Setup of JK:
Design fft16, start of the top module:
module fft16 (
    input  wire              clk,
    input  wire              rst_n,
    input  wire              start,
    input  wire signed [8:0] din_i,
    input  wire signed [8:0] din_q,
    output wire              ready,
    output wire              dout_valid,
    output wire signed [8:0] dout_i,
    output wire signed [8:0] dout_q
);
wire signed [8:0] fifo1_dout_i, fifo1_dout_q, fifo2_dout_i, fifo2_dout_q;
fft #(.SAMPLE_WORD_LENGTH(9), .SAMPLE_INT_LENGTH(0), .SAMPLE_FLOAT_LENGTH(8), .FIFO_DEPTH(16)) u_fft (
    .fifo1_dout_i (fifo1_dout_i),
    .fifo1_dout_q (fifo1_dout_q),
    .fifo2_dout_i (fifo2_dout_i),
    .fifo2_dout_q (fifo2_dout_q),
    .din_i        (din_i),
    .din_q        (din_q),
    .strt_pulse   (start),
    .valid_in     (1'b1),
    .rst          (rst_n),
    .clk          (clk),
    .idle         (ready),
    .res_valid    (dout_valid),
    .res_i        (dout_i),
    .res_q        (dout_q)
);
endmodule
Size: about 5,900 cells after synthesis.
clock: 5.91 ns
lec_check: 0
abc_area: 1
cap_margin: 35
cell_pad_in_sites_global_placement: 1
core_margin: 2
core_utilization: 33
cts_cluster_size: 91
gpl_routability_driven: 0
gpl_timing_driven: 0
setup_slack_margin: 0.78
slew_margin: 15
tns_end_percent: 20
run.sh (not shown) runs the stock make flow with config.mk's settings and CLKGATE_MAP_FILE=.
Nothing crashed in JK and all stages finished; the problem is that the final layout failed, the offending checks being negative setup slack.
#### Input delta (MS over JK)
# JK
export LEC_CHECK = 0
export ABC_AREA = 1
export CAP_MARGIN = 35
export CELL_PAD_IN_SITES_GLOBAL_PLACEMENT = 1
export CORE_MARGIN = 2
export CORE_UTILIZATION = 33
export CTS_CLUSTER_SIZE = 91
export GPL_ROUTABILITY_DRIVEN = 0
export GPL_TIMING_DRIVEN = 0
export SETUP_SLACK_MARGIN = 0.78
export SLEW_MARGIN = 15
export TNS_END_PERCENT = 20
create_clock -name core_clock -period 5.91 [get_ports {clk}]
# MS
export LEC_CHECK = 0
export CAP_MARGIN = 35
export CORE_ASPECT_RATIO = 0.92
export CORE_MARGIN = 2
export CORE_UTILIZATION = 37
export SLEW_MARGIN = 20
export TNS_END_PERCENT = 20
create_clock -name core_clock -period 10.0 [get_ports {clk}]
--- outcome ---
MS went all the way through synthesis, placement and routing and the layout is clean on timing, DRC and antenna. Taking JK as the reference, in MS die size shrank by about 13%; area after synthesis shrank by 1700 µm²; average via count per standard cell grew by 0.35; total cell area reported by yosys after synthesis shrank by 1700 µm²; clock period minus final worst setup slack grew by 0.056 ns. MS gives less maximum operating frequency than JK did.
Input-level comparison between AL and MS:
# MS
export LEC_CHECK = 0
export CAP_MARGIN = 35
export CORE_ASPECT_RATIO = 0.92
export CORE_MARGIN = 2
export CORE_UTILIZATION = 37
export SLEW_MARGIN = 20
export TNS_END_PERCENT = 20
create_clock -name core_clock -period 10.0 [get_ports {clk}]
# AL
export LEC_CHECK = 0
export CAP_MARGIN = 20
export CORE_MARGIN = 2
export CORE_UTILIZATION = 30
export SLEW_MARGIN = 20
create_clock -name core_clock -period 14.4 [get_ports {clk}]
Findings:
[compare] base=MS new=AL: met2 routing resource usage after global routing fell by 4.8 points; number of buffers inserted during clock tree synthesis increased by 3 relative to the old numbers.
Transition at the pin with the smallest max-transition slack: lower on MS
Measured against each other, AL and MS differ in global routing met3 resource utilization, the higher figure coming from MS.
Compared with MS, AL shows first-pass GRT wire length lower by 1800 µm.

build 6:
fft16 again, from the RTL that the note above started with.
## fft16
module fft16 (
    input  wire              clk,
    input  wire              rst_n,
    input  wire              start,
    input  wire signed [8:0] din_i,
    input  wire signed [8:0] din_q,
    output wire              ready,
    output wire              dout_valid,
    output wire signed [8:0] dout_i,
    output wire signed [8:0] dout_q
);
export LEC_CHECK = 0
export ABC_AREA = 1
export CAP_MARGIN = 20
export CELL_PAD_IN_SITES_DETAIL_PLACEMENT = 0
export CORE_ASPECT_RATIO = 1.04
export CORE_MARGIN = 2
export CORE_UTILIZATION = 72
export GPL_ROUTABILITY_DRIVEN = 1
export PLACE_DENSITY_LB_ADDON = 0.27
export SETUP_SLACK_MARGIN = 3.74
export SLEW_MARGIN = 20
create_clock -name core_clock -period 12.9 [get_ports {clk}]
Per the final summary, build 6 finished and its layout is clean on timing, DRC and antenna.
#### Input delta (build 22 over build 6)
Settings: PLACE_DENSITY_LB_ADDON removed (was 0.27); ABC_AREA removed (was 1); CORE_ASPECT_RATIO removed (was 1.04); SETUP_SLACK_MARGIN changed from 3.74 to -0.58; GPL_ROUTABILITY_DRIVEN removed (was 1); CELL_PAD_IN_SITES_DETAIL_PLACEMENT removed (was 0); the clock period (ns, I/O delays scaled along) changed from 12.9 to 6.0.
Notes after the runs:
- Looking at core area across build 22 and build 6, the one that comes out higher is build 6.
- Of build 22 and build 6, build 6 shows the lower multiplexer share of the synthesized area, with build 22 above it.
- Compared with build 6, build 22 shows total of cells resized after clock tree synthesis lower by 153.
- In the metrics for build 22 and build 6, the one carrying the lower post-synthesis share of cell area spent on and, or, nand and nor gates is build 22.
- Xor/xnor share of the synthesized area came out higher on build 22 than on build 6.
- Tool error DPL-0033 stopped build 22 during global routing (5_1_grt); no final results.
- Sort build 22 and build 6 by die size desc -> top: build 6
- Comparing build 22 and build 6, the higher chip area in the Yosys report is on build 6.
- In the tables for build 22 and build 6, area after synthesis reads higher with build 6.
- Max die extent in y across build 22 and build 6: build 6
- Total cells reported by yosys after synthesis shrinks by more than 10% when moving from build 6 to build 22.
- Cell count after synthesis, build 22 and build 6: higher on build 6
What build 90 does differently from build 22 at the input level:
Settings: changing CORE_UTILIZATION from 72 to 70; setting CTS_CLUSTER_DIAMETER to 378 for the first time; changing the clock period (ns, I/O delays scaled along) from 6.0 to 5.86.
--- outcome ---
The flow ran to completion for all of build 22 and build 90 but build 22, which stopped partway. Status: build 22 FAILED at global routing (5_1_grt) (tool error). Build 90 ended with more number of placed instances with taps included than build 22. Build 90 vs. build 22: quantity of gates resized following cts lower; total die size higher; placed cell area roughly the same; starting density of the core lower; final weighted congestion in routability-driven placement higher.
[inputs] build 70 vs build 90
Settings: clearing SETUP_SLACK_MARGIN, which used to be -0.58; clearing CTS_CLUSTER_DIAMETER, which used to be 378; swapping 5.86 for 7.16 in the clock period (ns, I/O delays scaled along).
==> comparison <==
- clock tree synthesis (4_1_cts): build 70 exited with error
- Pre-CTS setup slack, build 90 and build 70: lower on build 90
- Area of placed instances delta (build 70 -> build 90): insignificant
- As far as chip width goes, build 90 and build 70 are indistinguishable; the numbers are identical.
> inputs changed (build 70 -> build 67)
Settings: putting SETUP_SLACK_MARGIN at -0.58 where nothing was set; swapping 7.16 for 5.88 in the clock period (ns, I/O delays scaled along).
- Comparing build 67 against build 70, there is no change at all in die area.
- Build 67 vs build 70 — total half-perimeter wirelength after legalization and detailed placement climbed slightly
- Comparing build 67 against build 70, there is no change at all in synthesized area.
- Looking at setup slack after placement across build 70 and build 67, the one that comes out lower is build 67.
- For die outline height, build 70 and build 67 come out practically identical.
- Comparing build 67 against build 70, there is no change at all in number of top-level pins.
- Among build 70 and build 67, the run that stopped before the end is build 70, and it is the only one.
- Reported for build 70 and build 67, number of standard cells reported by yosys turned out identical to the last digit.
- Comparing build 67 against build 70, there is no change at all in synthesized-area fraction occupied by xor and xnor cells.
- From build 67 to build 70, synthesis area per yosys did not move at all.
Input changes introduced in build 15 (baseline for comparison: build 67):
Settings: SETUP_SLACK_MARGIN no longer set, was -0.58; CORE_UTILIZATION now 40, was 70; the clock period (ns, I/O delays scaled along) now 9.91, was 5.88.
==> comparison <==
Across build 67 and build 15, a clean result was obtained everywhere but in build 67. Build 67 finished every stage; the final checks, however, were not passed, the failures being negative setup slack. Build 15 vs build 67: total negative slack up. Comparing build 15 against build 67, there is no change at all in chip area estimate from yosys synthesis. Clock latency on the worst-skew pair essentially unchanged between build 15 and build 67. Build 15 against build 67: layout overhead on the synthesized area -2.9 points, wire length lost 12%, post-route non-filler standard cell count +about 7.5%, met1 layer wirelength in the final routing picked up an extra 13%, number of antenna diodes shrank by 9.

fft16 again, from the RTL that the note above started with.
==> flow/design.v (excerpt) <==
module fft16 (
    input  wire              clk,
    input  wire              rst_n,
    input  wire              start,
    input  wire signed [8:0] din_i,
    input  wire signed [8:0] din_q,
    output wire              ready,
    output wire              dout_valid,
    output wire signed [8:0] dout_i,
    output wire signed [8:0] dout_q
);
Settings: LEC_CHECK=0, ABC_AREA=1, CAP_MARGIN=35, CELL_PAD_IN_SITES_DETAIL_PLACEMENT=2, CORE_MARGIN=8, CORE_UTILIZATION=28, GPL_ROUTABILITY_DRIVEN=1, GPL_TIMING_DRIVEN=1, MAX_ROUTING_LAYER=met4, MIN_ROUTING_LAYER=met2, PLACE_DENSITY_LB_ADDON=0.28, SETUP_SLACK_MARGIN=-0.36, SLEW_MARGIN=0; clock period 7.49 ns.
The first run produced a layout that fails on negative setup slack.
Edit:
CAP_MARGIN = 20   (was 35)
CELL_PAD_IN_SITES_DETAIL_PLACEMENT = default   (was 2)
CORE_MARGIN = 2   (was 8)
CORE_UTILIZATION = 72   (was 28)
CTS_CLUSTER_SIZE = 97   (was default)
GPL_ROUTABILITY_DRIVEN = default   (was 1)
GPL_TIMING_DRIVEN = default   (was 1)
MAX_ROUTING_LAYER = default   (was met4)
MIN_ROUTING_LAYER = default   (was met2)
PLACE_DENSITY_LB_ADDON = default   (was 0.28)
SETUP_SLACK_MARGIN = default   (was -0.36)
SLEW_MARGIN = 20   (was 0)
clock period = 6.18 ns   (was 7.49 ns; I/O delays follow)
What happened: The new run died in 5_1_grt; area after synthesis is unchanged; synthesized cell count stays the same; die size went down by 63%.
Edit:
ABC_AREA = default   (was 1)
CORE_UTILIZATION = 64   (was 72)
CTS_CLUSTER_SIZE = default   (was 97)
clock period = 11.1 ns   (was 6.18 ns; I/O delays follow)
After rerunning:
- The changed run produced a clean layout
- synthesized area went down by 3.1%
- die area went up by 8.9%
- synthesized cell count went down by 18%
Edit:
CORE_UTILIZATION = 68   (was 64)
TNS_END_PERCENT = 30   (was default)
clock period = 8.53 ns   (was 11.1 ns; I/O delays follow)
Effect:
- The changed run finished but fails on negative setup slack
- fmax increases by 8.9%
- final area increases by 12%
- setup slack gets worse by 1.7 ns
- synthesized cell count does not change
